`run.sh`:
```
#!/bin/bash
# the make line also repeats each setting of config.mk as NAME=value (left out here)
make -C /OpenROAD-flow-scripts/flow DESIGN_CONFIG=/design/flow/config.mk WORK_HOME=/design/flow/orfs CLKGATE_MAP_FILE= finish
```
`constraint.sdc`:
```
create_clock -name core_clock -period 6.69 [get_ports {core_clock_i}]
set_input_delay 1.3380 -clock core_clock [delete_from_list [all_inputs] [get_ports {core_clock_i}]]
set_output_delay 1.3380 -clock core_clock [all_outputs]
set_load 0.01 [all_outputs]
```
`design.v`:
```
module biriq_alu #(
    parameter C_HAS_ZBA_EXTENSION   = 1,
    parameter C_HAS_ZBB_EXTENSION   = 1,
    parameter C_HAS_ZBS_EXTENSION   = 1,
    parameter C_HAS_CZERO_EXTENSION = 1
) (
    input  wire logic [31:0] a_i,
    input  wire logic [31:0] b_i,
    input  wire logic [ 6:0] op_i,
    output wire logic [31:0] result_o,
    output wire logic [31:0] adder_result_o,
    output wire logic        mts_o,
    output wire logic        mtu_o,
    output wire logic        eq_o
);
  wire [31:0] adder_result;
  wire [31:0] shifter_result;
  wire [31:0] gates_result;
  wire [31:0] branch_result;
  biriq_adder #(
      .C_HAS_ZBA_EXTENSION(C_HAS_ZBA_EXTENSION),
      .C_HAS_ZBB_EXTENSION(C_HAS_ZBB_EXTENSION)
  ) adder_inst (
      .a_i (a_i),
      .b_i (b_i),
      .op_i(op_i[3:0]),
      .c_o (adder_result)
  );
  biriq_shifter #(
      .C_HAS_ZBB_EXTENSION(C_HAS_ZBB_EXTENSION),
      .C_HAS_ZBS_EXTENSION(C_HAS_ZBS_EXTENSION)
  ) shifter_inst (
      .a_i (a_i),
      .b_i (b_i),
      .op_i(op_i[4:0]),
      .c_o (shifter_result)
  );
  biriq_branch #(
      .C_HAS_ZBB_EXTENSION  (C_HAS_ZBB_EXTENSION),
      .C_HAS_CZERO_EXTENSION(C_HAS_CZERO_EXTENSION)
  ) branch_inst (
      .a_i  (a_i),
      .b_i  (b_i),
      .op_i (op_i[2:0]),
      .mts_o(mts_o),
      .mtu_o(mtu_o),
      .eq_o (eq_o),
      .c_o  (branch_result)
  );
  biriq_gates #(
      .C_HAS_ZBB_EXTENSION(C_HAS_ZBB_EXTENSION)
  ) gates_inst (
      .a_i (a_i),
      .b_i (b_i),
      .op_i(op_i[3:0]),
      .c_o (gates_result)
  );
  assign result_o = op_i[6:5] == 2'b00 ? adder_result :
                  op_i[6:5] == 2'b01 ? shifter_result :
                  op_i[6:5] == 2'b10 ? branch_result : 
                  gates_result;
  assign adder_result_o = adder_result;
endmodule
module biriq_adder #(
    parameter C_HAS_ZBA_EXTENSION = 0,
    parameter C_HAS_ZBB_EXTENSION = 0
) (
    input  wire logic [31:0] a_i,    
    input  wire logic [31:0] b_i,    
    /*verilator lint_off UNUSED*/
    input  wire logic [ 3:0] op_i,   
    /*verilator lint_on UNUSED*/
    output wire logic [31:0] c_o     
);
  wire [31:0] add_res;   
  /*verilator lint_off UNUSED*/
  wire [31:0] ext_res;   
  /*verilator lint_on UNUSED*/
  wire [31:0] sh_res;   
  generate
    if (C_HAS_ZBB_EXTENSION) begin : g_zbb
      assign ext_res = op_i[1:0] == 2'b00 ? {{24{a_i[7]}}, a_i[7:0]} : op_i[1:0] == 2'b01 ? {{16{a_i[15]}}, a_i[15:0]} : op_i[1:0] == 2'b10 ? {16'h0000, a_i[15:0]} : 32'h00000000;
    end else begin : g_nzbb
      assign ext_res = 32'd0;
    end
  endgenerate
  generate
    if (C_HAS_ZBA_EXTENSION) begin : g_zba
      assign sh_res = a_i << op_i[1:0];
    end else begin : g_nzba
      assign sh_res = a_i;
    end
  endgenerate
  assign add_res = op_i[2] ? sh_res - b_i : sh_res + b_i;
  generate
    if (C_HAS_ZBB_EXTENSION) begin : g_zbb_res
      assign c_o = op_i[3] == 1'b0 ? add_res : ext_res;
    end else begin : g_nzbb_res
      assign c_o = add_res;
    end
  endgenerate
endmodule
module biriq_branch #(
    parameter C_HAS_ZBB_EXTENSION   = 1,
    parameter C_HAS_CZERO_EXTENSION = 1
) (
    input  wire [31:0] a_i,     
    input  wire [31:0] b_i,     
    input  wire [ 2:0] op_i,    
    output wire        mts_o,
    output wire        mtu_o,
    output wire        eq_o,
    output wire [31:0] c_o      
);
  wire [31:0] operand_2;
  wire eq;
  wire gt_30;
  logic mts;
  logic mtu;
  wire mt;
  wire slt;
  generate
    if (C_HAS_CZERO_EXTENSION) begin : g_czero
      assign operand_2 = &op_i[2:1] ? 32'd0 : b_i;
    end else begin : g_nczero
      assign operand_2 = b_i;
    end
  endgenerate
  always_comb begin
    case ({
      a_i[31], b_i[31], gt_30
    })
      3'b000: begin
        mts = 0;
        mtu = 0;
      end
      3'b001: begin
        mts = 1;
        mtu = 1;
      end
      3'b010: begin
        mts = 1;
        mtu = 0;
      end
      3'b011: begin
        mts = 1;
        mtu = 0;
      end
      3'b100: begin
        mts = 0;
        mtu = 1;
      end
      3'b101: begin
        mts = 0;
        mtu = 1;
      end
      3'b110: begin
        mts = 0;
        mtu = 0;
      end
      3'b111: begin
        mts = 1;
        mtu = 1;
      end
    endcase
  end
  assign mt = op_i[2] ? mts : mtu;
  assign eq = a_i == operand_2;
  assign gt_30 = a_i[30:0] > b_i[30:0];
  assign slt = {op_i[1:0]} == 2'b10 ? {!(mts | eq)} : {!(mtu | eq)};
  generate
    if (C_HAS_ZBB_EXTENSION && C_HAS_CZERO_EXTENSION) begin : g_zbb_and_czero
      assign c_o = {op_i[2:1]}==2'b11 ? op_i[0]^eq ? a_i : 0 : {op_i[1:0]} == 2'b00 ? mt ? a_i : operand_2 : {op_i[1:0]} == 2'b01 ? !mt ? a_i : operand_2 : {31'd0, slt};
    end else if (C_HAS_ZBB_EXTENSION && !C_HAS_CZERO_EXTENSION) begin : g_zbb_and_nczero
      assign c_o = {op_i[1:0]} == 2'b00 ? mt ? a_i : operand_2 : {op_i[1:0]} == 2'b01 ? !mt ? a_i : operand_2 : {31'd0, slt};
    end else if (!C_HAS_ZBB_EXTENSION && C_HAS_CZERO_EXTENSION) begin : g_nzbb_and_czero
      assign c_o = {op_i[2:1]} == 2'b11 ? op_i[0] ^ eq ? a_i : 0 : {31'd0, slt};
    end else begin : g_nzbb_and_nczero
      assign c_o = {31'd0, slt};
    end
  endgenerate
  assign mts_o = mts;
  assign mtu_o = mtu;
  assign eq_o  = eq;
endmodule
module biriq_gates #(
    parameter C_HAS_ZBB_EXTENSION = 0
) (
    input  wire logic [31:0] a_i,    
    /*verilator lint_off UNUSEDSIGNAL*/
    input  wire logic [31:0] b_i,    
    input  wire logic [ 3:0] op_i,   
    output wire logic [31:0] c_o     
);
  logic [31:0] logic_gate_res;   
  wire  [31:0] operand_2;   
  wire  [31:0] ct_operand;   
  logic [ 5:0] res;   
  wire  [31:0] byte_rev_res;   
  logic [31:0] bitmanip_res;   
  wire [3:0] res_0, res_1, res_2, res_3;
  wire [4:0] res_0_1, res_1_1;
  logic [5:0] cpop_result;
  /*verilator lint_on UNUSEDSIGNAL*/
  assign operand_2 = op_i[2] ? ~b_i : b_i;
  generate
    if (C_HAS_ZBB_EXTENSION) begin : g_zbb
      always_comb begin
        case (op_i[1:0])
          2'b00: logic_gate_res = a_i & operand_2;
          2'b01: logic_gate_res = a_i | operand_2;
          2'b10: logic_gate_res = a_i ^ operand_2;
          2'b11:
          logic_gate_res = {
            {8{|a_i[31:24]}}, {8{|a_i[23:16]}}, {8{|a_i[15:8]}}, {8{|a_i[7:0]}}
          };   
        endcase
      end
    end else begin : g_nzbb
      always_comb begin
        case (op_i[1:0])
          2'b00: logic_gate_res = a_i & operand_2;
          2'b01: logic_gate_res = a_i | operand_2;
          2'b10: logic_gate_res = a_i ^ operand_2;
          2'b11: logic_gate_res = 'x;
        endcase
      end
    end
  endgenerate
  generate
    if (C_HAS_ZBB_EXTENSION) begin : g_zbb_logic
      for (genvar i = 0; i < 32; i++) begin : _clz
        assign ct_operand[i] = !op_i[2] ? a_i[i] : a_i[31-i];
      end
      always_comb begin
        casez (ct_operand)
          32'bzzzzzzzzzzzzzzzzzzzzzzzzzzzzzzz1: res = 0;
          32'bzzzzzzzzzzzzzzzzzzzzzzzzzzzzzz10: res = 1;
          32'bzzzzzzzzzzzzzzzzzzzzzzzzzzzzz100: res = 2;
          32'bzzzzzzzzzzzzzzzzzzzzzzzzzzzz1000: res = 3;
          32'bzzzzzzzzzzzzzzzzzzzzzzzzzzz10000: res = 4;
          32'bzzzzzzzzzzzzzzzzzzzzzzzzzz100000: res = 5;
          32'bzzzzzzzzzzzzzzzzzzzzzzzzz1000000: res = 6;
          32'bzzzzzzzzzzzzzzzzzzzzzzzz10000000: res = 7;
          32'bzzzzzzzzzzzzzzzzzzzzzzz100000000: res = 8;
          32'bzzzzzzzzzzzzzzzzzzzzzz1000000000: res = 9;
          32'bzzzzzzzzzzzzzzzzzzzzz10000000000: res = 10;
          32'bzzzzzzzzzzzzzzzzzzzz100000000000: res = 11;
          32'bzzzzzzzzzzzzzzzzzzz1000000000000: res = 12;
          32'bzzzzzzzzzzzzzzzzzz10000000000000: res = 13;
          32'bzzzzzzzzzzzzzzzzz100000000000000: res = 14;
          32'bzzzzzzzzzzzzzzzz1000000000000000: res = 15;
          32'bzzzzzzzzzzzzzzz10000000000000000: res = 16;
          32'bzzzzzzzzzzzzzz100000000000000000: res = 17;
          32'bzzzzzzzzzzzzz1000000000000000000: res = 18;
          32'bzzzzzzzzzzzz10000000000000000000: res = 19;
          32'bzzzzzzzzzzz100000000000000000000: res = 20;
          32'bzzzzzzzzzz1000000000000000000000: res = 21;
          32'bzzzzzzzzz10000000000000000000000: res = 22;
          32'bzzzzzzzz100000000000000000000000: res = 23;
          32'bzzzzzzz1000000000000000000000000: res = 24;
          32'bzzzzzz10000000000000000000000000: res = 25;
          32'bzzzzz100000000000000000000000000: res = 26;
          32'bzzzz1000000000000000000000000000: res = 27;
          32'bzzz10000000000000000000000000000: res = 28;
          32'bzz100000000000000000000000000000: res = 29;
          32'bz1000000000000000000000000000000: res = 30;
          32'b10000000000000000000000000000000: res = 31;
          default: res = 32;
        endcase
      end
      assign byte_rev_res = {a_i[7:0], a_i[15:8], a_i[23:16], a_i[31:24]};
      always_comb begin
        cpop_result = 0;
        for (integer i = 0; i < 32; i++) begin
          /*verilator lint_off WIDTHEXPAND*/
          cpop_result += a_i[i];
          /*verilator lint_on WIDTHEXPAND*/
        end
      end
      always_comb begin
        case (op_i[1:0])
          2'b00: bitmanip_res = {26'h0, res};
          2'b01: bitmanip_res = {26'h0, res};
          2'b10: bitmanip_res = byte_rev_res;
          2'b11: bitmanip_res = {26'h0, cpop_result};
        endcase
      end
      assign c_o = op_i[3] ? bitmanip_res : logic_gate_res;
    end else begin : g_nzbb_res
      assign c_o = logic_gate_res;
    end
  endgenerate
endmodule
/*verilator lint_on SELRANGE*/
module biriq_shifter #(
    parameter C_HAS_ZBB_EXTENSION = 0,
    parameter C_HAS_ZBS_EXTENSION = 0
) (
    input  wire [31:0] a_i,    
    /*verilator lint_off UNUSED*/
    input  wire [31:0] b_i,    
    input  wire [ 4:0] op_i,   
    /*verilator lint_on UNUSED*/
    output wire [31:0] c_o     
);
  wire [31:0] shift_res;
  wire [31:0] operand_1;
  wire [ 4:0] shamt;
  wire [31:0] shift_operand1, shift_stage1, shift_res_stage1, shift_stage2, shift_res_stage2, shift_stage3, shift_res_stage3, shift_stage4, shift_res_stage4, shift_stage5, shift_res_stage5;
  generate
    if (C_HAS_ZBS_EXTENSION) begin : g_one
      assign operand_1 = op_i[3] & !op_i[0] ? 32'b1 : a_i;
    end else begin : g_none
      assign operand_1 = a_i;
    end
  endgenerate
  assign shamt = b_i[4:0];
  for (genvar i = 0; i < 32; i++) begin : g_rev
    assign shift_operand1[i] = !op_i[0] ? operand_1[31-i] : operand_1[i];
  end
  generate
    if (C_HAS_ZBB_EXTENSION) begin : g_gen_shift_w_zbb
      assign shift_stage1[31] = op_i[1] & !op_i[3] ? shift_operand1[0] : (!op_i[3] & op_i[2]) ? a_i[31] : 1'b0;
      assign shift_stage1[30:0] = shift_operand1[31:1];
      assign shift_res_stage1 = shamt[0] ? shift_stage1 : shift_operand1;
      assign shift_stage2[31:30] = op_i[1] & !op_i[3] ? shift_res_stage1[1:0] :  (!op_i[3] & op_i[2]) ? {{2{a_i[31]}}} : 2'b00;
      assign shift_stage2[29:0] = shift_res_stage1[31:2];
      assign shift_res_stage2 = shamt[1] ? shift_stage2 : shift_res_stage1;
      assign shift_stage3[31:28] = op_i[1] & !op_i[3] ? shift_res_stage2[3:0] : (!op_i[3] & op_i[2]) ? {{4{a_i[31]}}} : 4'b00;
      assign shift_stage3[27:0] = shift_res_stage2[31:4];
      assign shift_res_stage3 = shamt[2] ? shift_stage3 : shift_res_stage2;
      assign shift_stage4[31:24] = op_i[1] & !op_i[3] ? shift_res_stage3[7:0] : (!op_i[3] & op_i[2]) ? {{8{a_i[31]}}} : 8'b00;
      assign shift_stage4[23:0] = shift_res_stage3[31:8];
      assign shift_res_stage4 = shamt[3] ? shift_stage4 : shift_res_stage3;
      assign shift_stage5[31:16] = op_i[1] & !op_i[3] ? shift_res_stage4[15:0] : (!op_i[3] & op_i[2]) ? {{16{a_i[31]}}} : 16'b00;
      assign shift_stage5[15:0] = shift_res_stage4[31:16];
      assign shift_res_stage5 = shamt[4] ? shift_stage5 : shift_res_stage4;
    end else begin : g_gen_shift_wo_zbb
      assign shift_stage1[31] = (!op_i[3] & op_i[2]) ? a_i[31] : 1'b0;
      assign shift_stage1[30:0] = shift_operand1[31:1];
      assign shift_res_stage1 = shamt[0] ? shift_stage1 : shift_operand1;
      assign shift_stage2[31:30] = (!op_i[3] & op_i[2]) ? {{2{a_i[31]}}} : 2'b00;
      assign shift_stage2[29:0] = shift_res_stage1[31:2];
      assign shift_res_stage2 = shamt[1] ? shift_stage2 : shift_res_stage1;
      assign shift_stage3[31:28] = (!op_i[3] & op_i[2]) ? {{4{a_i[31]}}} : 4'b00;
      assign shift_stage3[27:0] = shift_res_stage2[31:4];
      assign shift_res_stage3 = shamt[2] ? shift_stage3 : shift_res_stage2;
      assign shift_stage4[31:24] = (!op_i[3] & op_i[2]) ? {{8{a_i[31]}}} : 8'b00;
      assign shift_stage4[23:0] = shift_res_stage3[31:8];
      assign shift_res_stage4 = shamt[3] ? shift_stage4 : shift_res_stage3;
      assign shift_stage5[31:16] = (!op_i[3] & op_i[2]) ? {{16{a_i[31]}}} : 16'b00;
      assign shift_stage5[15:0] = shift_res_stage4[31:16];
      assign shift_res_stage5 = shamt[4] ? shift_stage5 : shift_res_stage4;
    end
  endgenerate
  for (genvar i = 0; i < 32; i++) begin : g_rev_b
    assign shift_res[i] = !op_i[0] ? shift_res_stage5[31-i] : shift_res_stage5[i];
  end
  generate
    if (C_HAS_ZBS_EXTENSION) begin : g_pg
      logic [31:0] postgate_res;
      always_comb begin
        case ({
          op_i[4], op_i[1]
        })
          2'b00: postgate_res = a_i & ~shift_res;
          2'b01: postgate_res = shift_res & 1;
          2'b10: postgate_res = a_i ^ shift_res;
          2'b11: postgate_res = a_i | shift_res;
        endcase
      end
      assign c_o = op_i[3] ? postgate_res : shift_res;
    end else begin : g_npg
      assign c_o = shift_res;
    end
  endgenerate
endmodule
module ixu_mul (
    input  wire [31:0] a,
    input  wire [31:0] b,
    input  wire [ 1:0] op,
    output wire [31:0] res
);
  wire [32:0] a1, b1;
  assign a1 = {op == 2'b11 ? 1'b0 : a[31], a[31:0]};
  assign b1 = {op[1] ? 1'b0 : b[31], b[31:0]};
  wire [65:0] result;
  assign result = $signed(a1) * $signed(b1);
  assign res = op == 2'b00 ? result[31:0] : result[63:32];
  /*verilator lint_off UNUSED*/
  wire unused;
  assign unused = |result[65:64];
  /*verilator lint_on UNUSED*/
endmodule
module ixu_div (
    input  wire         core_clock_i,   
    input  wire         core_flush_i,   
    input  wire         start,          
    input  wire         unsigned_i,
    input  wire         opcode_i,
    output logic        busy,           
    output logic        done,           
    output logic        valid,          
    output logic        dbz,            
    output logic        overflow,
    input  wire  [31:0] a_i,            
    input  wire  [31:0] b_i,            
    output logic [31:0] res
);
  logic [31:0] b1;   
  logic [31:0] quo, quo_next;   
  logic [32:0] acc, acc_next;   
  logic [$clog2(32)-1:0] i;   
  logic                  unsigned_r;
  logic                  sign;
  logic                  opcode;
  wire  [          31:0] a;
  wire  [          31:0] b;
  assign a = unsigned_i | ~a_i[31] ? a_i : ~a_i + 1'b1;
  assign b = unsigned_i | ~b_i[31] ? b_i : ~b_i + 1'b1;
  always_comb begin
    if (acc >= {1'b0, b1}) begin
      acc_next = acc - b1;
      {acc_next, quo_next} = {acc_next[31:0], quo, 1'b1};
    end else begin
      {acc_next, quo_next} = {acc, quo} << 1;
    end
  end
  wire [31:0] remainder = unsigned_r | ~sign ? acc_next[32:1] : ~acc_next[32:1] + 1'b1;
  wire [31:0] quotient = unsigned_r | ~sign ? quo_next : ~quo_next + 1'b1;
  always_ff @(posedge core_clock_i) begin
    if (core_flush_i) begin
      busy  <= 0;
      done  <= 0;
      valid <= 0;
      dbz   <= 0;
    end else if (start) begin
      valid  <= 0;
      i      <= 0;
      opcode <= opcode_i;
      if (b == 0) begin   
        busy     <= 0;
        done     <= 1;
        dbz      <= 1;
        overflow <= 0;
        res      <= opcode_i ? a_i : 32'hFFFFFFFF;
      end
      else if (a_i==32'h80000000 && b_i==32'hFFFFFFFF && !unsigned_i) begin  
        busy     <= 0;
        done     <= 1;
        dbz      <= 0;
        overflow <= 1;
        res      <= opcode_i ? 32'h00000000 : 32'h80000000;
      end else begin
        busy       <= 1;
        dbz        <= 0;
        overflow   <= 0;
        b1         <= b;
        unsigned_r <= unsigned_i;
        sign       <= opcode_i ? a_i[31] : a_i[31] ^ b_i[31];
        {acc, quo} <= {{32{1'b0}}, a, 1'b0};   
      end
    end else if (busy) begin
      if (i == 5'b11111) begin   
        busy  <= 0;
        done  <= 1;
        valid <= 1;
        res   <= opcode ? remainder : quotient;
      end else begin   
        i   <= i + 1;
        acc <= acc_next;
        quo <= quo_next;
      end
    end else begin
      done <= 1'b0;
    end
  end
endmodule
module ixu_mc_pipe (
    input  wire         core_clock_i,
    input  wire         core_flush_i,
    input  wire  [17:0] data_i,
    input  wire         valid_i,
    output logic        busy_o,
    output wire  [ 5:0] rs1_o,
    output wire  [ 5:0] rs2_o,
    input  wire  [31:0] rs1_data_i,
    input  wire  [31:0] rs2_data_i,
    output wire  [ 4:0] rob_o,
    input  wire  [ 6:0] opcode_i,
    input  wire  [ 6:0] ins_type,
    input  wire         imm_i,
    input  wire  [31:0] immediate_i,
    input  wire  [ 5:0] dest_i,
    output logic [ 5:0] wakeup_dest,
    output logic        wakeup_valid,
    output logic [ 5:0] l_wakeup_dest,
    output logic        l_wakeup_valid,
    output logic [ 5:0] ixu_mc_ex_dest,
    output logic [31:0] ixu_mc_ex_data,
    output logic        ixu_mc_ex_valid,
    output logic [ 5:0] ixu_mc_wb_dest,
    output logic [31:0] ixu_mc_wb_data,
    output logic        ixu_mc_wb_valid,
    output wire  [ 4:0] pmu_ins_id_o,
    output wire         pmu_ins_valid_o
);
  assign rob_o = data_i[4:0];
  assign rs1_o = data_i[11:6];
  assign rs2_o = data_i[17:12];
  typedef enum {
    IDLE,
    DIVISION
  } mc_pipe_state_t;
  mc_pipe_state_t        mc_pipe_state;
  reg             [31:0] a;
  reg             [31:0] b;
  reg             [ 6:0] opc;
  reg             [ 5:0] ex_dest;
  reg             [ 5:0] ex_rob;
  reg                    ex_valid;
  reg             [ 1:0] ex_type;
  reg                    ex_fwd;
  reg                    div_ex;
  wire            [31:0] ex_alu_result;
  wire            [31:0] ex_mul_result;
  wire            [31:0] ex_div_result;
  wire            [31:0] ex_adder_result;
  wire                   mts;
  wire                   mtu;
  wire                   eq;
  wire                   div_busy;
  wire                   div_done;
  wire                   div_dbz;
  wire                   div_overflow;
  wire                   div_valid;
  reg             [31:0] wb_data;
  reg             [ 5:0] wb_dest;
  reg             [ 5:0] wb_rob;
  reg                    wb_mul;
  reg             [31:0] wb_mul_data;
  reg                    wb_fwd;
  reg                    wb_valid;
  always_ff @(posedge core_clock_i) begin
    a   <= ins_type[3] ? 32'd0 : rs1_data_i;
    b   <= imm_i | ins_type[3] ? immediate_i : rs2_data_i;
    opc <= ins_type[3] ? 7'd0 : opcode_i;
  end
  always_ff @(posedge core_clock_i) {wb_dest, ex_dest} <= {ex_dest, dest_i};
  always_ff @(posedge core_clock_i) {wb_rob, ex_rob} <= {ex_rob, data_i[5:0]};
  always_ff @(posedge core_clock_i) wb_mul <= ex_type == 2'b01;
  always_ff @(posedge core_clock_i) wb_mul_data <= ex_mul_result;
  always_ff @(posedge core_clock_i)
    if (core_flush_i) {wb_valid, ex_valid} <= '0;
    else if (div_done) {wb_valid, ex_valid} <= {1'b0, 1'b1};
    else if (div_ex) {wb_valid, ex_valid} <= {1'b0, 1'b1};
    else if (!div_busy) {wb_valid, ex_valid} <= {ex_valid, valid_i};
  always_ff @(posedge core_clock_i) {ex_type} <= ins_type[6] ? 2'b10 : ins_type[5] ? 2'b01 : 2'b00;
  always_ff @(posedge core_clock_i)
    if (core_flush_i) {wb_fwd, ex_fwd} <= '0;
    else if (div_done) {wb_fwd, ex_fwd} <= {1'b0, 1'b1};
    else if (div_ex) {wb_fwd, ex_fwd} <= '0;
    else if (!div_busy) {wb_fwd, ex_fwd} <= {ex_fwd, (|ins_type[5:0]) & valid_i & (dest_i != '0)};
  always_ff @(posedge core_clock_i) wb_data <= ixu_mc_ex_data;
  always_comb begin
    case (mc_pipe_state)
      IDLE: busy_o = valid_i & ins_type[6];
      DIVISION: busy_o = !(div_done);
      default: busy_o = 0;
    endcase
  end
  always_ff @(posedge core_clock_i)
    if (core_flush_i) mc_pipe_state <= IDLE;
    else
      case (mc_pipe_state)
        IDLE: if (valid_i & ins_type[6]) mc_pipe_state <= DIVISION;
        DIVISION: if (div_done) mc_pipe_state <= IDLE;
      endcase
  always_ff @(posedge core_clock_i)
    if (core_flush_i) div_ex <= 1'b0;
    else
      case (mc_pipe_state)
        IDLE: if (valid_i & ins_type[6]) div_ex <= 1'b1;
        DIVISION: div_ex <= 1'b0;
      endcase
  assign ixu_mc_ex_dest = ex_dest;
  assign ixu_mc_ex_data = ex_type == 2'b00 ? ex_alu_result : ex_div_result;
  assign ixu_mc_ex_valid = ex_fwd;
  assign ixu_mc_wb_dest = wb_dest;
  assign ixu_mc_wb_data = wb_mul ? wb_mul_data : wb_data;
  assign ixu_mc_wb_valid = wb_fwd;
  assign wakeup_dest = dest_i;
  assign wakeup_valid = (valid_i & !busy_o & (|ins_type[4:0])) | div_done;
  assign l_wakeup_dest = ex_dest;
  assign l_wakeup_valid = ex_valid & (ex_type == 2'b01);
  assign pmu_ins_id_o = wb_rob[4:0];
  assign pmu_ins_valid_o = wb_valid;
  biriq_alu #(
      .C_HAS_ZBA_EXTENSION  (1'b0),
      .C_HAS_ZBB_EXTENSION  (1'b0),
      .C_HAS_ZBS_EXTENSION  (1'b0),
      .C_HAS_CZERO_EXTENSION(1'b0)
  ) biriq_alu_inst (
      .a_i(a),
      .b_i(b),
      .op_i(opc),
      .result_o(ex_alu_result),
      .adder_result_o(ex_adder_result),
      .mts_o(mts),
      .mtu_o(mtu),
      .eq_o(eq)
  );
  ixu_mul mul_inst (
      .a  (a),
      .b  (b),
      .op (opc[1:0]),
      .res(ex_mul_result)
  );
  ixu_div division_inst (
      .core_clock_i(core_clock_i),
      .core_flush_i(core_flush_i),
      .start(div_ex),
      .unsigned_i(opc[0]),
      .opcode_i(opc[1]),
      .busy(div_busy),
      .done(div_done),
      .valid(div_valid),
      .dbz(div_dbz),
      .overflow(div_overflow),
      .a_i(a),
      .b_i(b),
      .res(ex_div_result)
  );
  /*verilator lint_off UNUSED*/
  wire unused;
  assign unused = |ex_adder_result | mts | mtu | eq | div_dbz | div_overflow | div_valid | div_busy | wb_rob[5];
  /*verilator lint_on UNUSED*/
endmodule
```
`config.mk`:
```
export PLATFORM = sky130hd
export DESIGN_NAME = ixu_mc_pipe
export DESIGN_NICKNAME = ixu_mc_pipe
export VERILOG_FILES = /design/flow/design.v
export SDC_FILE = /design/flow/constraint.sdc
export NUM_CORES = 4
export LEC_CHECK = 0
export CAP_MARGIN = 20
export CORE_MARGIN = 2
export CORE_UTILIZATION = 72
export CTS_CLUSTER_SIZE = 97
export SETUP_SLACK_MARGIN = -0.6
export SLEW_MARGIN = 20
export TNS_END_PERCENT = 10
```
==> out/metrics.csv, run 1 <==
metric,value,unit
overflow,13,
htree_levels,2,
xor_area_share,3.95,%
avgSynthCellArea,8.59,um^2
core,0.0849,mm^2
synth-seq-area-share,12.2,%
common_cells,"1276 x inv_1, 1128 x fa_1, 980 x nand2_1, 667 x nor2_1, 382 x ha_1",
cts_hold_buf,0,
yosysCellCount,7149,
netlist.area_leader.share,36.8,%
num_io_pins,254,
io_buffers,227,
rows,107,
syn_area,0.0614,mm^2
top_area_cell,fa_1,
clock-sinks,305,
ys_sh_mux,3.56,%
syn-instance-count,7149,
cts-root-buf,clkbuf_16,
fp_nets,8797,
die_w,296,um
ys_chip_area,0.0614,mm^2
edf_count,137,
chip_area,0.0877,mm^2
synth-simple-area-share,14.9,%
globalplace.congestion,1.08,
topCellsByArea,"fa_1 37%, inv_1 7.8%, ha_1 7.8%",
synth.most_common_cell,inv_1,
async_flop_share,0,%
synth_flops,305,
top_logic_kind,adder cells,
yosysUniqueCellTypes,85,
clock_path_buffers,3,
ys_warn_count,4,
error,[ERROR GRT-0116] Global routing finished with congestion. Check the congestion regions in the DRC Viewer.,
synthAoiAreaFrac,9.91,%
synth-adder-area-share,44.5,%
ys.flop_type,dfxtp_1,
dieHeight,296,um
initial_core_util,72.4,%
grt_usage,68.2,%
cts_buffers,41,
hpwl,199000,um
status,stopped before the end,
haltStage,global routing (5_1_grt),
## stage by stage
step	cells	setup slack, ps	instance area [um^2]	TNS, ps
2_1_floorplan	7149	-1200	61700	-24610
3_3_place_gp	8873	-1750	70400	-37360
3_5_place_dp	8873	-1860	70400	-42920
4_1_cts	8967	-1470	72200	-43570
## metal layers
layer  track usage, %  overflow
met2             85.1         3
met4             62.7         8
met3             50.3         2
met5             21.7         0
met1             71.9         0
## what timing repair did
item / CTS
endpoints found under the setup margin: 38
gates cloned: 1
setup buffers: 20
pin swaps: 55
resized: 89
==> run 2: changes to the inputs <==
CORE_UTILIZATION = 69   (was 72)
CTS_CLUSTER_DIAMETER = 334   (was default)
CTS_CLUSTER_SIZE = 96   (was 97)
PLACE_DENSITY = 0.36   (was default)
SETUP_SLACK_MARGIN = 0.4   (was -0.6)
TNS_END_PERCENT = default   (was 10)
clock period = 6.93 ns   (was 6.69 ns; I/O delays follow)
==> run 2 against run 1 <==
  * The flow again stops in global routing (5_1_grt)
  * Synthesized cell count unchanged
  * Synthesized area unchanged
  * Die size is 4.3% higher
==> out/metrics.csv, run 2 <==
metric,value,unit,change
status,stopped before the end,,
haltStage,global routing (5_1_grt),,
error,[ERROR GRT-0116] Global routing finished with congestion. Check the congestion regions in the DRC Viewer.,,
syn-instance-count,7149,,unchanged
chip_area,0.0914,mm^2,+4.3%
synth-simple-area-share,14.9,%,unchanged
dpl_cell_area,0.0713,mm^2,+1.3%
ys_warn_count,4,,unchanged
async_flop_share,0,%,unchanged
globalplace.congestion,1.07,,-1.4%
netlist.area_leader.share,36.8,%,unchanged
initial_core_util,69.5,%,-2.9 points
synth_flops,305,,unchanged
common_cells,"1276 x inv_1, 1128 x fa_1, 980 x nand2_1, 667 x nor2_1, 382 x ha_1",,
clock_path_buffers,3,,unchanged
yosysUniqueCellTypes,85,,unchanged
synth-seq-area-share,12.2,%,unchanged
ys_sh_mux,3.56,%,unchanged
num_io_pins,254,,unchanged
clock-sinks,305,,unchanged
grt_usage,70.9,%,
rows,109,,+1.9%
io_buffers,227,,unchanged
avgSynthCellArea,8.59,um^2,unchanged
cts-root-buf,clkbuf_16,,
core,0.0884,mm^2,+4.1%
fp_nets,8797,,unchanged
synthAoiAreaFrac,9.91,%,unchanged
hpwl,207000,um,+4.1%
overflow,124,,
topCellsByArea,"fa_1 37%, inv_1 7.8%, ha_1 7.8%",,
die_w,302,um,+2.1%
cts_hold_buf,0,,unchanged
ys.flop_type,dfxtp_1,,
dieHeight,302,um,+2.1%
yosysCellCount,7149,,unchanged
syn_area,0.0614,mm^2,unchanged
edf_count,137,,unchanged
synth.most_common_cell,inv_1,,
htree_levels,1,,-1
top_area_cell,fa_1,,
ys_chip_area,0.0614,mm^2,unchanged
xor_area_share,3.95,%,unchanged
synth-adder-area-share,44.5,%,unchanged
cts_buffers,7,,-83%
place_ws,-1430,ps,+431 ps
top_logic_kind,adder cells,,
## run 2: per-stage QoR
| step | TNS (ps) | cells | util [%] |
|---|---|---|---|
| after detailed placement | -30990 | 8932 | 80.7 |
| after global placement | -25530 | 8932 | 80.7 |
| after floorplan | -10960 | 7149 | - |
| after CTS | -21150 | 9009 | 83.2 |
## run 2: metal layers
metal	GRT overflow	track usage, %
met2	62	89.2
met3	6	53.1
met1	1	72.9
met5	0	23.9
met4	55	66.1
## run 2: timing repair
action | in CTS
pin swaps | 126
gates resized | 377
endpoints found under the hold margin | 0
cloned | 2
setup buffers | 66
setup endpoints to repair | 58
==> run 3: changes to the inputs <==
CAP_MARGIN = 0   (was 20)
CORE_UTILIZATION = 71   (was 69)
CTS_CLUSTER_DIAMETER = default   (was 334)
CTS_CLUSTER_SIZE = 61   (was 96)
PLACE_DENSITY = 0.65   (was 0.36)
clock period = 8.19 ns   (was 6.93 ns; I/O delays follow)
==> run 3 against run 2 <==
  * The flow again stops in global routing (5_1_grt)
  * Synthesized cell count unchanged
  * Die size decreased by 2.8%
  * Synthesized area unchanged
==> out/metrics.csv, run 3 <==
metric,value,unit,change
haltStage,global routing (5_1_grt),,
top_logic_kind,adder cells,,
grt_usage,76.2,%,
core,0.0854,mm^2,-3.3%
fp_nets,8797,,unchanged
synth-seq-area-share,12.2,%,unchanged
yosysUniqueCellTypes,85,,unchanged
num_io_pins,254,,unchanged
io_buffers,227,,unchanged
rows,107,,-1.8%
syn-instance-count,7149,,unchanged
dieHeight,298,um,-1.4%
synth_flops,305,,unchanged
die_w,298,um,-1.4%
synth.most_common_cell,inv_1,,
clock-sinks,305,,unchanged
common_cells,"1276 x inv_1, 1128 x fa_1, 980 x nand2_1, 667 x nor2_1, 382 x ha_1",,
place_ws,-776,ps,+653 ps
cts-root-buf,clkbuf_16,,
dpl_cell_area,0.0680,mm^2,-4.6%
synthAoiAreaFrac,9.91,%,unchanged
top_area_cell,fa_1,,
ys_chip_area,0.0614,mm^2,unchanged
topCellsByArea,"fa_1 37%, inv_1 7.8%, ha_1 7.8%",,
xor_area_share,3.95,%,unchanged
synth-adder-area-share,44.5,%,unchanged
hpwl,193000,um,-6.7%
ys.flop_type,dfxtp_1,,
cts_buffers,38,,+31
chip_area,0.0889,mm^2,-2.8%
ys_warn_count,4,,unchanged
synth-simple-area-share,14.9,%,unchanged
edf_count,137,,unchanged
yosysCellCount,7149,,unchanged
syn_area,0.0614,mm^2,unchanged
htree_levels,2,,+1
async_flop_share,0,%,unchanged
overflow,76,,
clock_path_buffers,3,,unchanged
ys_sh_mux,3.56,%,unchanged
status,stopped before the end,,
netlist.area_leader.share,36.8,%,unchanged
initial_core_util,71.9,%,+2.4 points
globalplace.congestion,1.09,,+1.8%
error,[ERROR GRT-0232] Routing congestion too high. Check the congestion heatmap in the GUI.,,
avgSynthCellArea,8.59,um^2,unchanged
==> run 3: through the flow <==
step                instances  TNS (ps)
floorplan                7149         0
global placement         8570     -1330
detailed placement       8570     -5560
CTS                      8690     -1330
==> run 3: layer usage <==
| metal | GRT overflow | GRT usage, % |
|---|---|---|
| met4 | 17 | 70.6 |
| met2 | 30 | 89.3 |
| met5 | 0 | 47.0 |
| met1 | 5 | 77.2 |
| met3 | 24 | 64.8 |
==> run 3: what timing repair did <==
action | in CTS
gates cloned | 6
pin swaps | 75
setup endpoints to repair | 37
hold buffers | 0
setup buffers | 46
resized | 179
==> run 4: changes to the inputs <==
ABC_AREA = 0   (was default)
CAP_MARGIN = 20   (was 0)
CELL_PAD_IN_SITES_DETAIL_PLACEMENT = 0   (was default)
CORE_UTILIZATION = 58   (was 71)
CTS_CLUSTER_SIZE = 98   (was 61)
PLACE_DENSITY = default   (was 0.65)
PLACE_DENSITY_LB_ADDON = 0.24   (was default)
SETUP_SLACK_MARGIN = 1.29   (was 0.4)
clock period = 8.58 ns   (was 8.19 ns; I/O delays follow)
==> run 4 against run 3 <==
  * The run now finishes clean
  * Synthesized cell count stayed put
  * Die size rose by 22%
  * Synthesized area stayed put
==> out/metrics.csv, run 4 <==
metric,value,unit,change
status,finished clean,,
async_flop_share,0,%,unchanged
clock-sinks,305,,unchanged
edf_count,137,,unchanged
num_io_pins,254,,unchanged
crit_fanout,4,,
rows,119,,+11%
die_w,329,um,+10%
grt_usage,44.7,%,
topCellsByArea,"fa_1 37%, inv_1 7.8%, ha_1 7.8%",,
netlist.area_leader.share,36.8,%,unchanged
ys.flop_type,dfxtp_1,,
num_vias,54519,,
synthAoiAreaFrac,9.91,%,unchanged
via_per_inst,6.09,,
dieHeight,329,um,+10%
required,9100,ps,
fin_crit,8240,ps,
core,0.105,mm^2,+23%
wl,243000,um,
setup_viol,0,,
worstSetupStartpoint,opc[0],,
grt_pass1_vias,54885,,
tightest_slew,1100,ps,
slew_violations,0,,
cts_buffers,39,,+2.6%
min_from,ex_rob[0],,
grt_first_pass_wirelength,353000,um,
slowest_delay,660,ps,
drc,0,,
io_buffers,227,,unchanged
cts-root-buf,clkbuf_16,,
drt_iter0_markers,6080,,
synth_flops,305,,unchanged
fin_nets,9168,,
globalplace.congestion,1.03,,-5.0%
synth-adder-area-share,44.5,%,unchanged
cap_viol_max_count,0,,
antenna_found_initial,20,,
fmax,121,MHz,
cts_tree,yes,,
r2r_slack,340,ps,
critPathTopFamily,adder cells,,
yosysUniqueCellTypes,85,,unchanged
worstSetupPathDepth,34,,
clock_latency,650,ps,
worst_path_most_repeated_cell,fa_1,,
hp-class,flip-flop to flip-flop,,
cp_num_buf_inv,10,,
clock_path_buffers,3,,unchanged
clk_pin_slew,70,ps,
htree_levels,2,,unchanged
top_logic_kind,adder cells,,
firstDrtPassIters,6,,
min_delay_path_depth,0,,
ys_warn_count,4,,unchanged
xor_area_share,3.95,%,unchanged
slowest_stage,fa_2,,
initial_core_util,58.4,%,-13 points
crit_end,wb_mul_data[28],,
fp_nets,8797,,unchanged
maxSlewHeadroom,25.8,%,
ys_chip_area,0.0614,mm^2,unchanged
nFillCells,8350,,
wl_per_cell,27.1,um,
start_kind,flip-flop,,
hpwl,189000,um,-2.3%
fin_worst_skew,47.4,ps,
chip_area,0.109,mm^2,+22%
ys_sh_mux,3.56,%,unchanged
top_area_cell,fa_1,,
synth.most_common_cell,inv_1,,
overflow,0,,
synth-simple-area-share,14.9,%,unchanged
syn_to_final_growth,18.0,%,
hold_end,wb_rob[0],,
tns,0,ps,
regToRegStartpoint,opc[0],,
hold_viol_final,0,,
yosysCellCount,7149,,unchanged
fin_util,69.0,%,
criticalPathCategory,flip-flop to flip-flop,,
syn-instance-count,7149,,unchanged
synth-seq-area-share,12.2,%,unchanged
worst-r2r-cell-count,34,,
tool_warnings,98,,
rsz0062_at_grt,true,,
avgSynthCellArea,8.59,um^2,unchanged
end_kind,flip-flop,,
antenna_left,0,,
fin_crit_sh,96.0,%,
r2r-end,wb_mul_data[28],,
syn_area,0.0614,mm^2,unchanged
common_cells,"1276 x inv_1, 1128 x fa_1, 980 x nand2_1, 667 x nor2_1, 382 x ha_1",,
grt_max_degree,69,,
critPathArrivalTime,8750,ps,
==> run 4: per-stage QoR <==
step	std cells	hold WS [ps]	area [um^2]	worst slack [ps]
after floorplan	7149	310	61900	697
after global placement	8742	310	67800	43.1
after detailed placement	8742	313	67800	91.5
after CTS	8885	328	71000	412
after global routing	8942	332	72500	194
final	8949	327	72500	344
==> run 4: cell type report <==
cell class	count	area, um^2	share of cell area [%]
well taps	1391	1740	2.40
clock inverters	25	345	0.476
flip-flops and latches	305	7610	10.5
inverters	1300	4940	6.81
repair buffers	794	7990	11.0
diodes	9	22.5	0.0311
multi-input cells	5080	48800	67.4
clock buffers	45	1030	1.42
==> run 4: routing by layer <==
layer  part of all wire (%)  up-vias  global-route usage [%]
met5                  0.070        -                   0.261
met1                     36    27094                    57.0
li1                       -    23099                       -
met2                     43     3408                    67.1
met4                    7.8       24                    27.6
met3                     13      894                    13.4
==> run 4: repair_timing <==
action,in CTS,in global routing
gates cloned,7,5
gates resized,280,246
buffers inserted,66,49
hold buffers,0,0
setup endpoints to repair,48,46
pin swaps,128,182
==> run 5: changes to the inputs <==
CAP_MARGIN = 5   (was 20)
CORE_UTILIZATION = 72   (was 58)
CTS_CLUSTER_DIAMETER = 98   (was default)
CTS_CLUSTER_SIZE = 14   (was 98)
PLACE_DENSITY_LB_ADDON = default   (was 0.24)
SETUP_SLACK_MARGIN = -0.31   (was 1.29)
clock period = 3.07 ns   (was 8.58 ns; I/O delays follow)
==> run 5 against run 4 <==
  * Synthesized area unchanged
  * The run now fails in global routing (5_1_grt)
  * Die size is 19% lower
  * Synthesized cell count stayed put
==> out/metrics.csv, run 5 <==
metric,value,unit,change
top_area_cell,fa_1,,
xor_area_share,3.95,%,unchanged
synth-adder-area-share,44.5,%,unchanged
haltStage,global routing (5_1_grt),,
common_cells,"1276 x inv_1, 1128 x fa_1, 980 x nand2_1, 667 x nor2_1, 382 x ha_1",,
status,stopped before the end,,
io_buffers,227,,unchanged
chip_area,0.0877,mm^2,-19%
clock-sinks,305,,unchanged
dpl_cell_area,0.0761,mm^2,+12%
topCellsByArea,"fa_1 37%, inv_1 7.8%, ha_1 7.8%",,
synth-simple-area-share,14.9,%,unchanged
error,[ERROR GRT-0116] Global routing finished with congestion. Check the congestion regions in the DRC Viewer.,,
edf_count,137,,unchanged
core,0.0849,mm^2,-19%
synth_flops,305,,unchanged
globalplace.congestion,1.13,,+9.1%
place_ws,-5610,ps,-5700 ps
overflow,5479,,
htree_levels,2,,unchanged
rows,107,,-10%
initial_core_util,72.4,%,+14 points
die_w,296,um,-10%
clock_path_buffers,3,,unchanged
netlist.area_leader.share,36.8,%,unchanged
fp_nets,8797,,unchanged
num_io_pins,254,,unchanged
async_flop_share,0,%,unchanged
cts_buffers,34,,-13%
yosysUniqueCellTypes,85,,unchanged
ys_sh_mux,3.56,%,unchanged
syn-instance-count,7149,,unchanged
grt_usage,92.8,%,
synthAoiAreaFrac,9.91,%,unchanged
dieHeight,296,um,-10%
syn_area,0.0614,mm^2,unchanged
ys.flop_type,dfxtp_1,,
hpwl,218000,um,+15%
top_logic_kind,adder cells,,
cts-root-buf,clkbuf_16,,
synth-seq-area-share,12.2,%,unchanged
yosysCellCount,7149,,unchanged
ys_chip_area,0.0614,mm^2,unchanged
ys_warn_count,4,,unchanged
avgSynthCellArea,8.59,um^2,unchanged
synth.most_common_cell,inv_1,,
[run 5: metal layers]
layer,overflow,GRT usage (%)
met2,2323,103
met4,902,83.9
met3,1023,87.5
met5,93,72.8
met1,1138,92.6
[run 5: stage by stage]
| stage | utilization [%] | TNS (ps) | cells |
|---|---|---|---|
| after floorplan | - | -342580 | 7149 |
| after global placement | 89.6 | -541520 | 9468 |
| after detailed placement | 89.6 | -564940 | 9468 |
| after CTS | 92.6 | -522930 | 9558 |
[run 5: repair_timing]
action                                  in CTS
hold buffers                                 0
gates resized                              289
buffers inserted                            38
pin swaps                                  123
endpoints found under the setup margin     296
==> run 6: changes to the inputs <==
ABC_AREA = default   (was 0)
CAP_MARGIN = 20   (was 5)
CELL_PAD_IN_SITES_DETAIL_PLACEMENT = default   (was 0)
CORE_UTILIZATION = 33   (was 72)
CTS_CLUSTER_DIAMETER = default   (was 98)
CTS_CLUSTER_SIZE = default   (was 14)
SETUP_SLACK_MARGIN = 0.4   (was -0.31)
clock period = 9.15 ns   (was 3.07 ns; I/O delays follow)
==> run 6 against run 5 <==
  * Now clean on timing, DRC and antenna
  * Synthesized area unchanged
  * Die size up 120%
  * Synthesized cell count unchanged
==> out/metrics.csv, run 6 <==
metric,value,unit,change
via_per_inst,5.32,,
fin_nets,8961,,
fin_crit_sh,94.1,%,
r2r_slack,660,ps,
worst_path_most_repeated_cell,a21oi_1,,
topCellsByArea,"fa_1 37%, inv_1 7.8%, ha_1 7.8%",,
synth-adder-area-share,44.5,%,unchanged
slowest_stage,dfxtp_1,,
grt_first_pass_wirelength,358000,um,
synth_flops,305,,unchanged
dieHeight,435,um,+47%
xor_area_share,3.95,%,unchanged
slew_violations,0,,
grt_max_degree,97,,
rsz0062_at_grt,false,,
cts_hold_buf,0,,unchanged
min_delay_path_depth,0,,
cts-root-buf,clkbuf_16,,
ys_warn_count,4,,unchanged
synth.most_common_cell,inv_1,,
grt_usage,25.2,%,
die_w,435,um,+47%
yosysCellCount,7149,,unchanged
fmax,116,MHz,
firstDrtPassIters,6,,
netlist.area_leader.share,36.8,%,unchanged
hp-class,flip-flop to flip-flop,,
synth-seq-area-share,12.2,%,unchanged
cap_viol_max_count,0,,
maxSlewHeadroom,18.2,%,
chip_area,0.190,mm^2,+120%
cts_tree,yes,,
crit_end,ixu_mc_ex_data[28],,
fin_crit,8610,ps,
worstSetupStartpoint,a[0],,
place_ws,218,ps,+5830 ps
worst-r2r-cell-count,31,,
wl_per_cell,24.5,um,
htree_levels,2,,unchanged
edf_count,137,,unchanged
ys_chip_area,0.0614,mm^2,unchanged
async_flop_share,0,%,unchanged
dp_cells,9730,,+2.8%
fin_worst_skew,52.4,ps,
clock_path_buffers,3,,unchanged
ys_sh_mux,3.56,%,unchanged
core,0.185,mm^2,+120%
critPathArrivalTime,6780,ps,
clk_pin_slew,60,ps,
globalplace.congestion,1.02,,-9.8%
tns,0,ps,
synthAoiAreaFrac,9.91,%,unchanged
hold_viol_final,0,,
hpwl,195000,um,-10%
syn_area,0.0614,mm^2,unchanged
cts_buffers,35,,+2.9%
tightest_slew,1220,ps,
top_logic_kind,adder cells,,
syn-instance-count,7149,,unchanged
io_buffers,227,,unchanged
min_from,ex_rob[3],,
setup_viol,0,,
antenna_found_initial,15,,
ys.flop_type,dfxtp_1,,
start_kind,flip-flop,,
worst_hold_slack,326,ps,
num_io_pins,254,,unchanged
regToRegStartpoint,a[31],,
clock_latency,600,ps,
tool_warnings,96,,
synth-simple-area-share,14.9,%,unchanged
antenna_left,0,,
drc,0,,
clock-sinks,305,,unchanged
critPathTopFamily,AND-OR/OR-AND gates,,
worstSetupPathDepth,18,,
avgSynthCellArea,8.59,um^2,unchanged
top_area_cell,fa_1,,
syn_to_final_growth,13.1,%,
status,finished clean,,
wl,241000,um,
common_cells,"1276 x inv_1, 1128 x fa_1, 980 x nand2_1, 667 x nor2_1, 382 x ha_1",,
criticalPathCategory,flip-flop to output pin,,
rows,158,,+48%
grt_pass1_vias,53423,,
cp_num_buf_inv,4,,
yosysUniqueCellTypes,85,,unchanged
num_vias,52264,,
end_kind,output pin,,
hold_end,wb_rob[3],,
r2r-end,wb_mul_data[30],,
fin_cells,9821,,
initial_core_util,33.2,%,-39 points
crit_fanout,6,,
path_cells,"buf_4, buf_4, ha_1, inv_1, fa_1, o21bai_1, a21oi_1, o21ai_0, a21oi_1, nor2_1, a221oi_1, o41ai_1, a2111o_1, a21oi_1, a221oi_1, xnor2_1, o21ai_0, clkdlybuf4s50_1",,
slowest_delay,860,ps,
required,7320,ps,
overflow,0,,
fp_nets,8797,,unchanged
drt_iter0_markers,5358,,
fin_ws,538,ps,
## run 6: per-stage QoR
stage / util [%] / instance area [um^2]
2_1_floorplan: - / 61400
3_3_place_gp: 36.6 / 67800
3_5_place_dp: 36.6 / 67800
4_1_cts: 37.2 / 68900
5_1_grt: 37.5 / 69500
6_report: 37.5 / 69500
## run 6: area by class of cell
type	count	area, um^2
diodes	1	2.50
clock buffers	50	995
clock inverters	14	138
fillers	18916	116000
inverters	1300	4950
multi-input cells	5080	47400
flip-flops and latches	305	7540
well taps	2480	3100
repair buffers	591	5350
## run 6: what timing repair did
item,CTS,global route
cloned,0,3
endpoints found under the setup margin,11,20
buffers inserted,0,23
endpoints found under the hold margin,0,0
gates resized,13,89
pin swaps,3,21
## run 6: metal layers
| metal | part of all wire (%) | vias to the layer above | global-route usage, % | routed length (um) |
|---|---|---|---|---|
| met5 | 0.024 | - | 0 | 57 |
| met4 | 8.5 | 8 | 16.9 | 20500 |
| met3 | 8.8 | 611 | 4.64 | 21100 |
| met2 | 43 | 2583 | 38.1 | 104000 |
| met1 | 40 | 26417 | 33.0 | 95300 |
| li1 | - | 22645 | - | - |
==> run 7: changes to the inputs <==
CORE_UTILIZATION = 70   (was 33)
CTS_CLUSTER_SIZE = 36   (was default)
SETUP_SLACK_MARGIN = 1.4   (was 0.4)
clock period = 9.23 ns   (was 9.15 ns; I/O delays follow)
==> run 7 against run 6 <==
  * The layout now fails its checks (setup timing)
  * Non-clock buffer count rose by 111
  * Synthesized cell count is the same
  * Critical endpoint is now wb_mul_data[28]
  * Utilization is 44 points higher
  * Global-route usage increased by 28 points
  * Clock skew shrank 2.0 ps
  * Synthesized area unchanged
  * Cell count shrank 12%
  * Largest cell class unchanged
  * Critical path depth grew 20
==> out/metrics.csv, run 7 <==
metric,value,unit,change
fp_nets,8797,,unchanged
globalplace.congestion,1.06,,+4.0%
wl_per_cell,29.8,um,+21%
min_delay_path_depth,0,,unchanged
end_kind,flip-flop,,
core,0.0869,mm^2,-53%
critPathTopFamily,adder cells,,
fin_crit_sh,101,%,+7.2 points
clock_latency,650,ps,+50 ps
final_area,0.0711,mm^2,+2.3%
syn_area,0.0614,mm^2,unchanged
synth-simple-area-share,14.9,%,unchanged
fin_crit,9350,ps,
status,"complete, but fails checks",,
cts_tree,yes,,
nFillCells,5140,,-73%
clock-sinks,305,,unchanged
synth_flops,305,,unchanged
fmax,107,MHz,
xor_area_share,3.95,%,unchanged
cp_num_buf_inv,14,,+10
r2r_slack,-120,ps,-780 ps
criticalPathCategory,flip-flop to flip-flop,,
yosysCellCount,7149,,unchanged
worstSetupStartpoint,opc[0],,
slowest_stage,fa_2,,
syn-instance-count,7149,,unchanged
cts-root-buf,clkbuf_16,,
hold_viol_final,0,,unchanged
dpl_cell_area,0.0658,mm^2,-2.9%
top_logic_kind,adder cells,,
drc,0,,unchanged
tightest_slew,1400,ps,+180 ps
cap_viol_max_count,0,,unchanged
via_per_inst,6.82,,+28%
wl_met1,78600,um,-17%
ys.flop_type,dfxtp_1,,
maxUsedRoutingLayer,met5,,
so.violations,setup timing,,
dieHeight,300,um,-31%
synth-adder-area-share,44.5,%,unchanged
tool_warnings,100,,+4.2%
ys_sh_mux,3.56,%,unchanged
crit_end,wb_mul_data[28],,
crit_fanout,6,,unchanged
rows,108,,-32%
edf_count,137,,unchanged
netlist.area_leader.share,36.8,%,unchanged
fin_worst_skew,50.4,ps,-2.03 ps
fin_cells,8628,,-12%
regToRegStartpoint,opc[0],,
htree_levels,2,,unchanged
wl,257000,um,+6.6%
synthAoiAreaFrac,9.91,%,unchanged
num_io_pins,254,,unchanged
antenna_left,0,,unchanged
initial_core_util,70.7,%,+38 points
register_area,0.00762,mm^2,+1.1%
syn_to_final_growth,15.8,%,
met3RoutedLength,44700,um,+110%
synth-seq-area-share,12.2,%,unchanged
async_flop_share,0,%,unchanged
setup_viol,1,,+1
dp_cells,8351,,-14%
die_w,300,um,-31%
grt_usage,53.2,%,+28 points
grt_max_degree,84,,-13%
cts_buffers,38,,+8.6%
clock_path_buffers,3,,unchanged
antenna_found_initial,25,,+10
num_vias,58871,,+13%
hpwl,176000,um,-9.6%
hp-class,flip-flop to flip-flop,,
worst-r2r-cell-count,38,,+23%
yosysUniqueCellTypes,85,,unchanged
grt_pass1_vias,58395,,+9.3%
logic_area,0.0485,mm^2,+2.3%
topCellsByArea,"fa_1 37%, inv_1 7.8%, ha_1 7.8%",,
chip_area,0.0902,mm^2,-52%
worstSetupPathDepth,38,,+20
met2_length,102000,um,-1.4%
top_area_cell,fa_1,,
avgSynthCellArea,8.59,um^2,unchanged
required,9750,ps,+2430 ps
drt_iter0_markers,9386,,+75%
common_cells,"1276 x inv_1, 1128 x fa_1, 980 x nand2_1, 667 x nor2_1, 382 x ha_1",,
synth.most_common_cell,inv_1,,
hold_end,wb_rob[1],,
fin_ws,-118,ps,-656 ps
min_from,ex_rob[1],,
start_kind,flip-flop,,
critPathArrivalTime,9860,ps,+3080 ps
io_buffers,227,,unchanged
fin_nets,9075,,+1.3%
tns,-118,ps,-118 ps
maxSlewHeadroom,6.61,%,-12 points
slew_violations,0,,unchanged
rsz0062_at_grt,true,,
firstDrtPassIters,12,,+6
grt_first_pass_wirelength,353000,um,-1.4%
ys_warn_count,4,,unchanged
overflow,0,,unchanged
r2r-end,wb_mul_data[28],,
clk_pin_slew,80,ps,+20 ps
worst_hold_slack,325,ps,-0.695 ps
ys_chip_area,0.0614,mm^2,unchanged
slowest_delay,660,ps,-200 ps
run 7: layer usage:
metal / track usage (%) / vias up
met1: 63.0 / 27986
met4: 44.1 / 26
met2: 75.0 / 5727
met5: 0.794 / -
li1: - / 22923
met3: 23.0 / 2209
run 7: area by class of cell:
| cell class | count | share of cell area [%] |
|---|---|---|
| Antenna cell | 17 | 0.0598 |
| Clock buffer | 43 | 1.38 |
| Tap cell | 1155 | 2.03 |
| Inverter | 1300 | 7.03 |
| Sequential cell | 305 | 10.7 |
| Multi-Input combinational cell | 5080 | 68.2 |
| Clock inverter | 26 | 0.498 |
| Timing Repair Buffer | 702 | 10.1 |
run 7: stage by stage:
| stage | setup slack, ps | utilization, % |
|---|---|---|
| after global routing | -106 | 81.8 |
| after CTS | 830 | 79.4 |
| final | -118 | 81.9 |
| after detailed placement | 312 | 75.7 |
| after floorplan | 1270 | - |
| after global placement | 380 | 75.7 |
run 7: timing repair:
action,in CTS,in global routing
cloned,9,9
gates resized,272,252
setup endpoints to repair,45,44
buffers inserted,68,105
hold endpoints to repair,0,0
pin swaps,87,106
hold buffers,0,0
==> run 8: changes to the inputs <==
ABC_AREA = 0   (was default)
CELL_PAD_IN_SITES_DETAIL_PLACEMENT = 0   (was default)
CORE_UTILIZATION = 71   (was 70)
CTS_CLUSTER_SIZE = 55   (was 36)
SETUP_SLACK_MARGIN = -0.69   (was 1.4)
clock period = 7.22 ns   (was 9.23 ns; I/O delays follow)
==> run 8 against run 7 <==
  * Synthesized cell count did not move
  * Die size fell by 1.4%
  * The flow now stops in global routing (5_1_grt)
  * Synthesized area did not move
==> out/metrics.csv, run 8 <==
metric,value,unit,change
synth-seq-area-share,12.2,%,unchanged
grt_usage,73.8,%,
error,[ERROR GRT-0116] Global routing finished with congestion. Check the congestion regions in the DRC Viewer.,,
clock_path_buffers,3,,unchanged
synth-simple-area-share,14.9,%,unchanged
die_w,298,um,-0.70%
async_flop_share,0,%,unchanged
dieHeight,298,um,-0.70%
ys_warn_count,4,,unchanged
topCellsByArea,"fa_1 37%, inv_1 7.8%, ha_1 7.8%",,
haltStage,global routing (5_1_grt),,
rows,107,,-0.93%
synth-adder-area-share,44.5,%,unchanged
io_buffers,227,,unchanged
synthAoiAreaFrac,9.91,%,unchanged
core,0.0854,mm^2,-1.7%
synth_flops,305,,unchanged
top_logic_kind,adder cells,,
globalplace.congestion,1.09,,+2.9%
chip_area,0.0889,mm^2,-1.4%
yosysCellCount,7149,,unchanged
common_cells,"1276 x inv_1, 1128 x fa_1, 980 x nand2_1, 667 x nor2_1, 382 x ha_1",,
cts_hold_buf,0,,unchanged
edf_count,137,,unchanged
ys_chip_area,0.0614,mm^2,unchanged
cts_buffers,41,,+7.9%
fp_nets,8797,,unchanged
xor_area_share,3.95,%,unchanged
netlist.area_leader.share,36.8,%,unchanged
ys.flop_type,dfxtp_1,,
synth.most_common_cell,inv_1,,
num_io_pins,254,,unchanged
status,stopped before the end,,
top_area_cell,fa_1,,
syn_area,0.0614,mm^2,unchanged
hpwl,203000,um,+15%
avgSynthCellArea,8.59,um^2,unchanged
htree_levels,2,,unchanged
ys_sh_mux,3.56,%,unchanged
dpl_cell_area,0.0706,mm^2,+7.4%
yosysUniqueCellTypes,85,,unchanged
clock-sinks,305,,unchanged
syn-instance-count,7149,,unchanged
cts-root-buf,clkbuf_16,,
overflow,10,,
initial_core_util,71.9,%,+1.2 points
place_ws,-1500,ps,-1820 ps
run 8: repair_timing:
action / 4_1_cts
pin swaps: 93
cloned: 1
gates resized: 149
setup buffers: 28
endpoints found under the setup margin: 29
run 8: routing by layer:
metal	track usage (%)	GRT overflow
met1	74.2	0
met2	89.6	1
met3	60.1	3
met4	69.9	6
met5	32.5	0
run 8: through the flow:
step	TNS (ps)	instances	util, %
after floorplan	-11790	7149	-
after global placement	-23270	8884	82.7
after detailed placement	-29560	8885	82.7
after CTS	-19730	8965	85.1
==> run 9: changes to the inputs <==
ABC_AREA = 1   (was 0)
CELL_PAD_IN_SITES_DETAIL_PLACEMENT = default   (was 0)
CORE_UTILIZATION = 67   (was 71)
CTS_CLUSTER_DIAMETER = 217   (was default)
CTS_CLUSTER_SIZE = default   (was 55)
SETUP_SLACK_MARGIN = 0.4   (was -0.69)
clock period = 4.59 ns   (was 7.22 ns; I/O delays follow)
==> run 9 against run 8 <==
  * Synthesized cell count rose by 21%
  * The flow again stops in global routing (5_1_grt)
  * Die size increased by 11%
  * Synthesized area is 5.0% higher
==> out/metrics.csv, run 9 <==
metric,value,unit,change
topCellsByArea,"fa_1 35%, nand2_1 13%, inv_1 12%",,
xor_area_share,2.12,%,-1.8 points
ys_warn_count,4,,unchanged
netlist.area_leader.share,35.0,%,-1.8 points
avgSynthCellArea,7.45,um^2,-13%
ys.flop_type,dfxtp_1,,
io_buffers,227,,unchanged
clock-sinks,305,,unchanged
syn-instance-count,8659,,+21%
rows,113,,+5.6%
top_logic_kind,adder cells,,
initial_core_util,67.8,%,-4.1 points
synth.most_common_cell,nand2_1,,
dieHeight,314,um,+5.4%
overflow,789,,
ys_sh_mux,1.31,%,-2.3 points
edf_count,137,,unchanged
cts-root-buf,clkbuf_16,,
status,stopped before the end,,
cts_hold_buf,0,,unchanged
clock_path_buffers,3,,unchanged
synthAoiAreaFrac,8.14,%,-1.8 points
die_w,314,um,+5.4%
common_cells,"2181 x nand2_1, 2025 x inv_1, 1128 x fa_1, 514 x nor2_1, 472 x o21ai_0",,
dpl_cell_area,0.0765,mm^2,+8.4%
yosysUniqueCellTypes,63,,-26%
ys_chip_area,0.0645,mm^2,+5.0%
chip_area,0.0988,mm^2,+11%
synth-adder-area-share,42.4,%,-2.1 points
globalplace.congestion,1.15,,+5.1%
error,[ERROR GRT-0116] Global routing finished with congestion. Check the congestion regions in the DRC Viewer.,,
yosysCellCount,8659,,+21%
num_io_pins,254,,unchanged
hpwl,229000,um,+13%
grt_usage,78.4,%,
synth_flops,305,,unchanged
dp_cells,10855,,+22%
haltStage,global routing (5_1_grt),,
syn_area,0.0645,mm^2,+5.0%
synth-seq-area-share,11.6,%,-0.58 points
fp_nets,10307,,+17%
top_area_cell,fa_1,,
async_flop_share,0,%,unchanged
cts_buffers,43,,+4.9%
htree_levels,2,,unchanged
synth-simple-area-share,19.6,%,+4.7 points
core,0.0952,mm^2,+11%
[run 9: per-layer routing]
| layer | global-route usage [%] | GRT overflow |
|---|---|---|
| met4 | 74.3 | 270 |
| met2 | 94.1 | 474 |
| met1 | 80.0 | 16 |
| met3 | 64.2 | 28 |
| met5 | 32.4 | 1 |
[run 9: timing repair]
action / 4_1_cts
pin swaps: 205
resized: 831
setup buffers: 139
cloned: 5
endpoints found under the setup margin: 232
[run 9: per-stage QoR]
step / util (%) / setup WS (ps)
2_1_floorplan: - / -2740
3_3_place_gp: 80.4 / -3720
3_5_place_dp: 80.4 / -3900
4_1_cts: 86.1 / -3030
==> run 10: changes to the inputs <==
CAP_MARGIN = 0   (was 20)
CORE_UTILIZATION = 72   (was 67)
CTS_CLUSTER_DIAMETER = default   (was 217)
CTS_CLUSTER_SIZE = 10   (was default)
clock period = 5.5 ns   (was 4.59 ns; I/O delays follow)
==> run 10 against run 9 <==
  * The run again fails in global routing (5_1_grt)
  * Die size is 6.9% lower
  * Synthesized area unchanged
  * Synthesized cell count unchanged
==> out/metrics.csv, run 10 <==
metric,value,unit,change
hpwl,216000,um,-5.8%
top_area_cell,fa_1,,
async_flop_share,0,%,unchanged
synth-simple-area-share,19.6,%,unchanged
yosysCellCount,8659,,unchanged
ys_sh_mux,1.31,%,unchanged
haltStage,global routing (5_1_grt),,
ys_chip_area,0.0645,mm^2,unchanged
fp_nets,10307,,unchanged
clock-sinks,305,,unchanged
synth-seq-area-share,11.6,%,unchanged
synth_flops,305,,unchanged
synth-adder-area-share,42.4,%,unchanged
netlist.area_leader.share,35.0,%,unchanged
error,[ERROR GRT-0116] Global routing finished with congestion. Check the congestion regions in the DRC Viewer.,,
initial_core_util,72.8,%,+5.0 points
io_buffers,227,,unchanged
num_io_pins,254,,unchanged
cts_hold_buf,0,,unchanged
yosysUniqueCellTypes,63,,unchanged
syn-instance-count,8659,,unchanged
ys.flop_type,dfxtp_1,,
chip_area,0.0920,mm^2,-6.9%
syn_area,0.0645,mm^2,unchanged
die_w,303,um,-3.5%
overflow,130,,
globalplace.congestion,1.14,,-0.71%
grt_usage,75.0,%,
cts_buffers,42,,-2.3%
xor_area_share,2.12,%,unchanged
ys_warn_count,4,,unchanged
dpl_cell_area,0.0741,mm^2,-3.2%
synth.most_common_cell,nand2_1,,
status,stopped before the end,,
avgSynthCellArea,7.45,um^2,unchanged
clock_path_buffers,3,,unchanged
edf_count,137,,unchanged
synthAoiAreaFrac,8.14,%,unchanged
core,0.0886,mm^2,-6.8%
htree_levels,2,,unchanged
cts-root-buf,clkbuf_16,,
rows,109,,-3.5%
topCellsByArea,"fa_1 35%, nand2_1 13%, inv_1 12%",,
top_logic_kind,adder cells,,
dieHeight,303,um,-3.5%
common_cells,"2181 x nand2_1, 2025 x inv_1, 1128 x fa_1, 514 x nor2_1, 472 x o21ai_0",,
run 10: what timing repair did:
item | in CTS
endpoints found under the setup margin | 141
pin swaps | 70
gates cloned | 4
setup buffers | 66
gates resized | 373
run 10: stage by stage:
step	instances	hold slack [ps]	setup WS, ps
detailed placement	10432	313	-2680
global placement	10432	310	-2440
floorplan	8659	310	-1830
CTS	10580	327	-2270
run 10: routing by layer:
metal	overflow	track usage, %
met1	3	76.6
met2	74	90.4
met3	8	61.2
met4	42	69.8
met5	3	33.4
